==> run a <==
==> flow/design.v (excerpt) <==
module fir_7_7(
    input clk,
    input rst,
    input [7:0] weight_data,
    input [2:0] weight_idx,
    input weight_valid,
    output weight_ready,
    input [7:0] input_data,
    input input_valid,
    output input_ready,
    output [15:0] output_data,
    input output_ready,
    output output_valid 
    );
==> flow/config.mk <==
export PLATFORM = sky130hd
export DESIGN_NAME = fir_7_7
export DESIGN_NICKNAME = fir_7_7
export VERILOG_FILES = /design/flow/design.v
export SDC_FILE = /design/flow/constraint.sdc
export NUM_CORES = 4
export LEC_CHECK = 0
export ABC_AREA = 1
export CAP_MARGIN = 20
export CORE_MARGIN = 2
export CORE_UTILIZATION = 72
export CTS_CLUSTER_DIAMETER = 209
export CTS_CLUSTER_SIZE = 99
export SLEW_MARGIN = 20
export TNS_END_PERCENT = 10
==> flow/constraint.sdc <==
create_clock -name core_clock -period 4.87 [get_ports {clk}]
set_input_delay 0.9740 -clock core_clock [delete_from_list [all_inputs] [get_ports {clk}]]
set_output_delay 0.9740 -clock core_clock [all_outputs]
set_load 0.01 [all_outputs]
run.sh (not shown) runs the stock make flow with config.mk's settings and CLKGATE_MAP_FILE=.
==> run b: changes against run a <==
ABC_AREA = 0   (was 1)
CTS_CLUSTER_DIAMETER = unset   (was 209)
CTS_CLUSTER_SIZE = 73   (was 99)
SETUP_SLACK_MARGIN = 0.16   (was unset)
TNS_END_PERCENT = unset   (was 10)
==> flow/constraint.sdc (replaced) <==
create_clock -name core_clock -period 6.15 [get_ports {clk}]
set_input_delay 1.2300 -clock core_clock [delete_from_list [all_inputs] [get_ports {clk}]]
set_output_delay 1.2300 -clock core_clock [all_outputs]
set_load 0.01 [all_outputs]
==> run c: changes against run a <==
ABC_AREA = unset   (was 1)
CORE_MARGIN = 3   (was 2)
CORE_UTILIZATION = 40   (was 72)
CTS_CLUSTER_DIAMETER = unset   (was 209)
CTS_CLUSTER_SIZE = unset   (was 99)
PLACE_DENSITY = 0.63   (was unset)
SLEW_MARGIN = 5   (was 20)
TNS_END_PERCENT = unset   (was 10)
==> flow/constraint.sdc (replaced) <==
create_clock -name core_clock -period 8.0 [get_ports {clk}]
set_input_delay 1.6000 -clock core_clock [delete_from_list [all_inputs] [get_ports {clk}]]
set_output_delay 1.6000 -clock core_clock [all_outputs]
set_load 0.01 [all_outputs]
==> run d: changes against run a <==
ABC_AREA = unset   (was 1)
CORE_UTILIZATION = 69   (was 72)
CTS_CLUSTER_DIAMETER = unset   (was 209)
CTS_CLUSTER_SIZE = unset   (was 99)
TNS_END_PERCENT = unset   (was 10)
==> flow/constraint.sdc (replaced) <==
create_clock -name core_clock -period 9.52 [get_ports {clk}]
set_input_delay 1.9040 -clock core_clock [delete_from_list [all_inputs] [get_ports {clk}]]
set_output_delay 1.9040 -clock core_clock [all_outputs]
set_load 0.01 [all_outputs]
==> results <==
Run c completed with no timing, DRC or antenna violations. Run b completed, yet does not pass: negative setup slack. Run d ran to the end with no violations. Run a finished but fails on negative setup slack.
Final area, highest first: run a, run b, run c, run d.
The highest critical path depth belongs to run a, the lowest to run c.
The highest clock power belongs to run a, the lowest to run d.
The highest sequential share of layout area belongs to run d, the lowest to run a.
==> figures <==
quantity                                                 run c                     run b                     run a         run d
Share of the clock period used by the worst path         93.7%                      115%                      140%         78.3%
Detailed Place HPWL                                  46,800 um                 45,800 um                 47,900 um     43,800 um
Clock tree skew after final layout                   0.0110 ns                 0.0135 ns                 0.0154 ns     0.0138 ns
Sequential element share of the synthesized area         15.6%                     15.6%                     14.9%         15.6%
Placed standard-cell area                         21,000 sq um              22,200 sq um              22,800 sq um  20,500 sq um
Quantity of gates resized following cts                      0                        46                        36             0
Post-Route M1 WL                                     24,200 um                 21,100 um                 21,900 um     21,300 um
Run status                    no timing/DRC/antenna violations  finished with violations  finished with violations  no timing/DRC/antenna violations
Reasons for failing layout checks                            -      negative setup slack      negative setup slack             -
Filler-free cell count of the finished design            2,808                     2,686                     3,131         2,504
Power dissipated in sequential cells                    732 uW                    933 uW                   1.29 mW        617 uW

---

==> onyx: inputs <==
==> flow/design.v <==
`timescale 1ns / 1ps
module fir_7_7(
    input clk,
    input rst,
    input [7:0] weight_data,
    input [2:0] weight_idx,
    input weight_valid,
    output weight_ready,
    input [7:0] input_data,
    input input_valid,
    output input_ready,
    output [15:0] output_data,
    input output_ready,
    output output_valid 
    );
    reg i_ready;
    reg w_ready;
    assign input_ready = i_ready;
    assign weight_ready = w_ready;
    wire [15:0] products [6:0];
    wire [15:0] sums [ 5:0];
    reg [7:0] inputs [6:0];
    reg [7:0] weights [6:0];
    reg [15:0] result;
    assign output_data = result;
    reg output_valid_delay;
    reg output_valid_r;
    assign output_valid = output_valid_r;
    always@(posedge clk)
    begin
        if(input_valid & input_ready)
            output_valid_delay <= 1;
        else
            output_valid_delay <= 0;
        output_valid_r <= output_valid_delay;
    end
    always@(posedge clk)
    begin
        if(rst)
        begin
            inputs[0] <= 0;
            inputs[1] <= 0;
            inputs[2] <= 0;
            inputs[3] <= 0;
            inputs[4] <= 0;
            inputs[5] <= 0;
            inputs[6] <= 0;
            weights[0] <= 0;
            weights[1] <= 0;
            weights[2] <= 0;
            weights[3] <= 0;
            weights[4] <= 0;
            weights[5] <= 0;
            weights[6] <= 0;
            result <= 0;
            i_ready <= 0;
            w_ready <= 0;
        end else begin
            i_ready <= 1;
            w_ready <= 1;
            if(weight_ready & weight_valid)begin
                weights[weight_idx] <= weight_data;
            end
            if(input_valid & input_ready)begin
                inputs[0] <= input_data;
                inputs[1] <= inputs[0];
                inputs[2] <= inputs[1];
                inputs[3] <= inputs[2];
                inputs[4] <= inputs[3];
                inputs[5] <= inputs[4];
                inputs[6] <= inputs[5];
            end
            if(output_valid & output_ready)begin
                result <= sums[5];
            end
        end
    end
    multiplier m0(inputs[0], weights[0], products[0]);
    multiplier m1(inputs[1], weights[1], products[1]);
    multiplier m2(inputs[2], weights[2], products[2]);
    multiplier m3(inputs[3], weights[3], products[3]);
    multiplier m4(inputs[4], weights[4], products[4]);
    multiplier m5(inputs[5], weights[5], products[5]);
    multiplier m6(inputs[6], weights[6], products[6]);
    adder a0(products[0], products[1], sums[0]);
    adder a1(products[2], products[3], sums[1]);
    adder a2(products[4], products[5], sums[2]);
    adder a3(products[6], sums[0], sums[3]);
    adder a4(sums[1], sums[2], sums[4]);
    adder a5(sums[3], sums[4], sums[5]);
endmodule
module adder(
    input [15:0] addend1,
    input [15:0] addend2,
    output [15:0] sum
    );
    assign sum = addend1 + addend2;
endmodule
module multiplier(
    input [7:0] weight_data,
    input [7:0] input_data,
    output [15:0] product
    );
    assign product = weight_data * input_data;
endmodule
==> flow/run.sh <==
#!/bin/bash
# the make line also repeats each setting of config.mk as NAME=value (left out here)
make -C /OpenROAD-flow-scripts/flow DESIGN_CONFIG=/design/flow/config.mk WORK_HOME=/design/flow/orfs CLKGATE_MAP_FILE= finish
==> flow/config.mk <==
export PLATFORM = sky130hd
export DESIGN_NAME = fir_7_7
export DESIGN_NICKNAME = fir_7_7
export VERILOG_FILES = /design/flow/design.v
export SDC_FILE = /design/flow/constraint.sdc
export NUM_CORES = 4
export LEC_CHECK = 0
export ABC_AREA = 1
export CAP_MARGIN = 15
export CORE_MARGIN = 2
export CORE_UTILIZATION = 70
export SETUP_SLACK_MARGIN = -0.31
export SLEW_MARGIN = 20
==> flow/constraint.sdc <==
create_clock -name core_clock -period 5.78 [get_ports {clk}]
set_input_delay 1.1560 -clock core_clock [delete_from_list [all_inputs] [get_ports {clk}]]
set_output_delay 1.1560 -clock core_clock [all_outputs]
set_load 0.01 [all_outputs]
==> willow: changes against onyx <==
--- a/flow/config.mk
+++ b/flow/config.mk
@@ -8,6 +8,8 @@
 export ABC_AREA = 1
-export CAP_MARGIN = 15
+export CAP_MARGIN = 20
 export CORE_MARGIN = 2
-export CORE_UTILIZATION = 70
-export SETUP_SLACK_MARGIN = -0.31
+export CORE_UTILIZATION = 65
+export CTS_CLUSTER_DIAMETER = 163
+export CTS_CLUSTER_SIZE = 98
 export SLEW_MARGIN = 20
+export TNS_END_PERCENT = 20
==> flow/constraint.sdc (replaced) <==
create_clock -name core_clock -period 4.7 [get_ports {clk}]
set_input_delay 0.9400 -clock core_clock [delete_from_list [all_inputs] [get_ports {clk}]]
set_output_delay 0.9400 -clock core_clock [all_outputs]
set_load 0.01 [all_outputs]
==> nickel: changes against onyx <==
--- a/flow/config.mk
+++ b/flow/config.mk
@@ -7,7 +7,6 @@
 export LEC_CHECK = 0
-export ABC_AREA = 1
-export CAP_MARGIN = 15
+export CAP_MARGIN = 20
 export CORE_MARGIN = 2
-export CORE_UTILIZATION = 70
-export SETUP_SLACK_MARGIN = -0.31
+export CORE_UTILIZATION = 72
+export CTS_CLUSTER_DIAMETER = 59
 export SLEW_MARGIN = 20
==> flow/constraint.sdc (replaced) <==
create_clock -name core_clock -period 5.05 [get_ports {clk}]
set_input_delay 1.0100 -clock core_clock [delete_from_list [all_inputs] [get_ports {clk}]]
set_output_delay 1.0100 -clock core_clock [all_outputs]
set_load 0.01 [all_outputs]
==> delta: changes against onyx <==
--- a/flow/config.mk
+++ b/flow/config.mk
@@ -7,7 +7,5 @@
 export LEC_CHECK = 0
-export ABC_AREA = 1
-export CAP_MARGIN = 15
+export CAP_MARGIN = 20
 export CORE_MARGIN = 2
-export CORE_UTILIZATION = 70
-export SETUP_SLACK_MARGIN = -0.31
+export CORE_UTILIZATION = 40
 export SLEW_MARGIN = 20
==> flow/constraint.sdc (replaced) <==
create_clock -name core_clock -period 9.06 [get_ports {clk}]
set_input_delay 1.8120 -clock core_clock [delete_from_list [all_inputs] [get_ports {clk}]]
set_output_delay 1.8120 -clock core_clock [all_outputs]
set_load 0.01 [all_outputs]
==> results <==
onyx ran to the end with violations: setup timing. nickel ran to the end with violations: setup timing. delta passed the timing, DRC and antenna checks. willow completed and failed the layout checks on setup timing. Die size, lowest first: nickel, onyx, willow, delta. Between delta and willow, the lower combinational power is in delta (gap about 100%, measured against willow). Register-to-register slack: delta > onyx > nickel > willow. Fmax: willow is higher than delta (about 10%).

---

==> 06-22 <==
Starts from the design.v that is shown in full above.
clock: 5.7 ns
lec_check: 0
abc_area: 1
cap_margin: 15
core_margin: 2
core_utilization: 72
cts_cluster_size: 75
hold_slack_margin: 0.3
setup_slack_margin: -0.31
slew_margin: 5
==> inputs of 11-03, as changes to 06-22 <==
CAP_MARGIN = 20   (was 15)
CTS_CLUSTER_DIAMETER = 163   (was default)
CTS_CLUSTER_SIZE = 98   (was 75)
HOLD_SLACK_MARGIN = default   (was 0.3)
PLACE_DENSITY = 0.38   (was default)
SETUP_SLACK_MARGIN = default   (was -0.31)
SLEW_MARGIN = 20   (was 5)
==> flow/constraint.sdc (replaced) <==
create_clock -name core_clock -period 6.93 [get_ports {clk}]
set_input_delay 1.3860 -clock core_clock [delete_from_list [all_inputs] [get_ports {clk}]]
set_output_delay 1.3860 -clock core_clock [all_outputs]
set_load 0.01 [all_outputs]
==> inputs of 12-10, as changes to 06-22 <==
ABC_AREA = default   (was 1)
CAP_MARGIN = 20   (was 15)
CORE_UTILIZATION = 64   (was 72)
CTS_CLUSTER_SIZE = default   (was 75)
HOLD_SLACK_MARGIN = default   (was 0.3)
SETUP_SLACK_MARGIN = 1.43   (was -0.31)
SLEW_MARGIN = 20   (was 5)
==> flow/constraint.sdc (replaced) <==
create_clock -name core_clock -period 5.78 [get_ports {clk}]
set_input_delay 1.1560 -clock core_clock [delete_from_list [all_inputs] [get_ports {clk}]]
set_output_delay 1.1560 -clock core_clock [all_outputs]
set_load 0.01 [all_outputs]
==> inputs of 12-12, as changes to 06-22 <==
ABC_AREA = default   (was 1)
CAP_MARGIN = 20   (was 15)
CORE_UTILIZATION = 40   (was 72)
CTS_CLUSTER_SIZE = default   (was 75)
HOLD_SLACK_MARGIN = default   (was 0.3)
SETUP_SLACK_MARGIN = default   (was -0.31)
SLEW_MARGIN = 20   (was 5)
==> flow/constraint.sdc (replaced) <==
create_clock -name core_clock -period 7.51 [get_ports {clk}]
set_input_delay 1.5020 -clock core_clock [delete_from_list [all_inputs] [get_ports {clk}]]
set_output_delay 1.5020 -clock core_clock [all_outputs]
set_load 0.01 [all_outputs]
==> comparison table <==
item                                                                            12-12           11-03                     06-22                     12-10
Run status                                                             finished clean  finished clean  finished with violations  finished with violations
Violated checks                                                                     -               -              setup timing              setup timing
Total Nets Final                                                                 2766            3235                      3359                      2953
Worst path buffer plus inverter count                                               8               6                         7                         4
OpenROAD warnings                                                                  26              29                        31                        31
Unrepaired setup endpoints after global routing                                     -            true                      true                      true
Clock latency on the worst-skew pair                                           510 ps          450 ps                    450 ps                    450 ps
Routed wirelength normalized by instance count                           20.1 microns    18.9 microns              18.6 microns              20.3 microns
Clock tree cell share of total cell area                                       0.0296          0.0251                    0.0252                    0.0270
Max-area cell share                                                             0.404           0.386                     0.386                     0.404
AND-OR/OR-AND share of the synthesized area                                    0.0318          0.0277                    0.0277                    0.0318
Utilization after layout                                                        0.448           0.801                     0.844                     0.776
Mux area share                                                                0.00459               0                         0                   0.00459
Final Wtd Congestion                                                            0.929           0.940                     0.986                     0.944
Post-detailed-placement cell area                                         21200 sq um     21700 sq um               22800 sq um               22300 sq um
Antenna diode count                                                                 1               1                         0                         0
Yosys stat cell total                                                            2113            2592                      2592                      2113
Achievable clock frequency                                                    138 MHz         146 MHz                   147 MHz                   144 MHz
Post-route met1 wirelength                                                    25.3 mm         21.8 mm                   21.8 mm                   22.5 mm
Portion of total power attributed to sequential cells                           0.398           0.211                     0.181                     0.390
Depth of the critical timing path with buffers and inverters included              25              23                        25                        21
Placed cells                                                                     2795            2952                      3079                      2695
Clock tree buffer count of the final layout                                        18              26                        18                        26

---

==> v39: inputs <==
Starts from the design.v that is shown in full above.
==> flow/config.mk <==
export PLATFORM = sky130hd
export DESIGN_NAME = fir_7_7
export DESIGN_NICKNAME = fir_7_7
export VERILOG_FILES = /design/flow/design.v
export SDC_FILE = /design/flow/constraint.sdc
export NUM_CORES = 4
export LEC_CHECK = 0
export CAP_MARGIN = 20
export CORE_MARGIN = 2
export CORE_UTILIZATION = 61
export CTS_CLUSTER_SIZE = 76
export HOLD_SLACK_MARGIN = -0.05
export MAX_ROUTING_LAYER = met4
export PLACE_DENSITY_LB_ADDON = 0.08
export SLEW_MARGIN = 30
==> flow/constraint.sdc <==
create_clock -name core_clock -period 8.0 [get_ports {clk}]
set_input_delay 1.6000 -clock core_clock [delete_from_list [all_inputs] [get_ports {clk}]]
set_output_delay 1.6000 -clock core_clock [all_outputs]
set_load 0.01 [all_outputs]
==> v31: changes against v39 <==
==> flow/config.mk (replaced) <==
export PLATFORM = sky130hd
export DESIGN_NAME = fir_7_7
export DESIGN_NICKNAME = fir_7_7
export VERILOG_FILES = /design/flow/design.v
export SDC_FILE = /design/flow/constraint.sdc
export NUM_CORES = 4
export LEC_CHECK = 0
export CAP_MARGIN = 20
export CORE_MARGIN = 2
export CORE_UTILIZATION = 40
export CTS_CLUSTER_DIAMETER = 83
export CTS_CLUSTER_SIZE = 54
export SETUP_SLACK_MARGIN = -0.76
export SLEW_MARGIN = 0
==> v22: changes against v39 <==
==> flow/config.mk (replaced) <==
export PLATFORM = sky130hd
export DESIGN_NAME = fir_7_7
export DESIGN_NICKNAME = fir_7_7
export VERILOG_FILES = /design/flow/design.v
export SDC_FILE = /design/flow/constraint.sdc
export NUM_CORES = 4
export LEC_CHECK = 0
export ABC_AREA = 1
export CAP_MARGIN = 20
export CORE_MARGIN = 2
export CORE_UTILIZATION = 51
export CTS_CLUSTER_DIAMETER = 178
export CTS_CLUSTER_SIZE = 98
export PLACE_DENSITY = 0.4
export SETUP_SLACK_MARGIN = 2.36
export SLEW_MARGIN = 0
==> v1: changes against v39 <==
==> flow/config.mk (replaced) <==
export PLATFORM = sky130hd
export DESIGN_NAME = fir_7_7
export DESIGN_NICKNAME = fir_7_7
export VERILOG_FILES = /design/flow/design.v
export SDC_FILE = /design/flow/constraint.sdc
export NUM_CORES = 4
export LEC_CHECK = 0
export CAP_MARGIN = 20
export CORE_MARGIN = 2
export CORE_UTILIZATION = 9
export SLEW_MARGIN = 20
==> flow/constraint.sdc (replaced) <==
create_clock -name core_clock -period 9.52 [get_ports {clk}]
set_input_delay 1.9040 -clock core_clock [delete_from_list [all_inputs] [get_ports {clk}]]
set_output_delay 1.9040 -clock core_clock [all_outputs]
set_load 0.01 [all_outputs]
==> qor summary <==
metric                                                                         v31       v39        v1       v22
Wire length after detailed routing                                        56000 um  53800 um  58400 um  61600 um
Worst-case clock skew                                                      15.2 ps   18.5 ps   11.7 ps   13.7 ps
Combinational group power                                                   177 uW    173 uW    146 uW   2.38 mW
Outcome                                           no timing/DRC/antenna violations  no timing/DRC/antenna violations  no timing/DRC/antenna violations  no timing/DRC/antenna violations
Number of violations reported at the end of detailed-routing iteration 0       946       838       845      1028
Remaining max-slew budget at the tightest pin                                0.314     0.417     0.434     0.398
Post-layout utilization of the core                                          0.442     0.662     0.111     0.581
Cells after synthesis                                                         2113      2113      2113      2592
Register-to-register setup slack                                            560 ps    600 ps   2080 ps   1120 ps
Routed wl met2                                                            25500 um  24400 um  27300 um  29100 um
Max incr delay on CP                                                        550 ps    600 ps    550 ps    600 ps
Multi-input logic portion of the cell area                                   0.675     0.683     0.600     0.619
Maximum number of pins on one net before global-route repair                    58        58        58        38
Clock group                                                                 864 uW    917 uW    686 uW    906 uW
Fraction of synthesized area in multiplexers                               0.00459   0.00459   0.00459         0
Power is estimated from default activity; no workload was simulated.
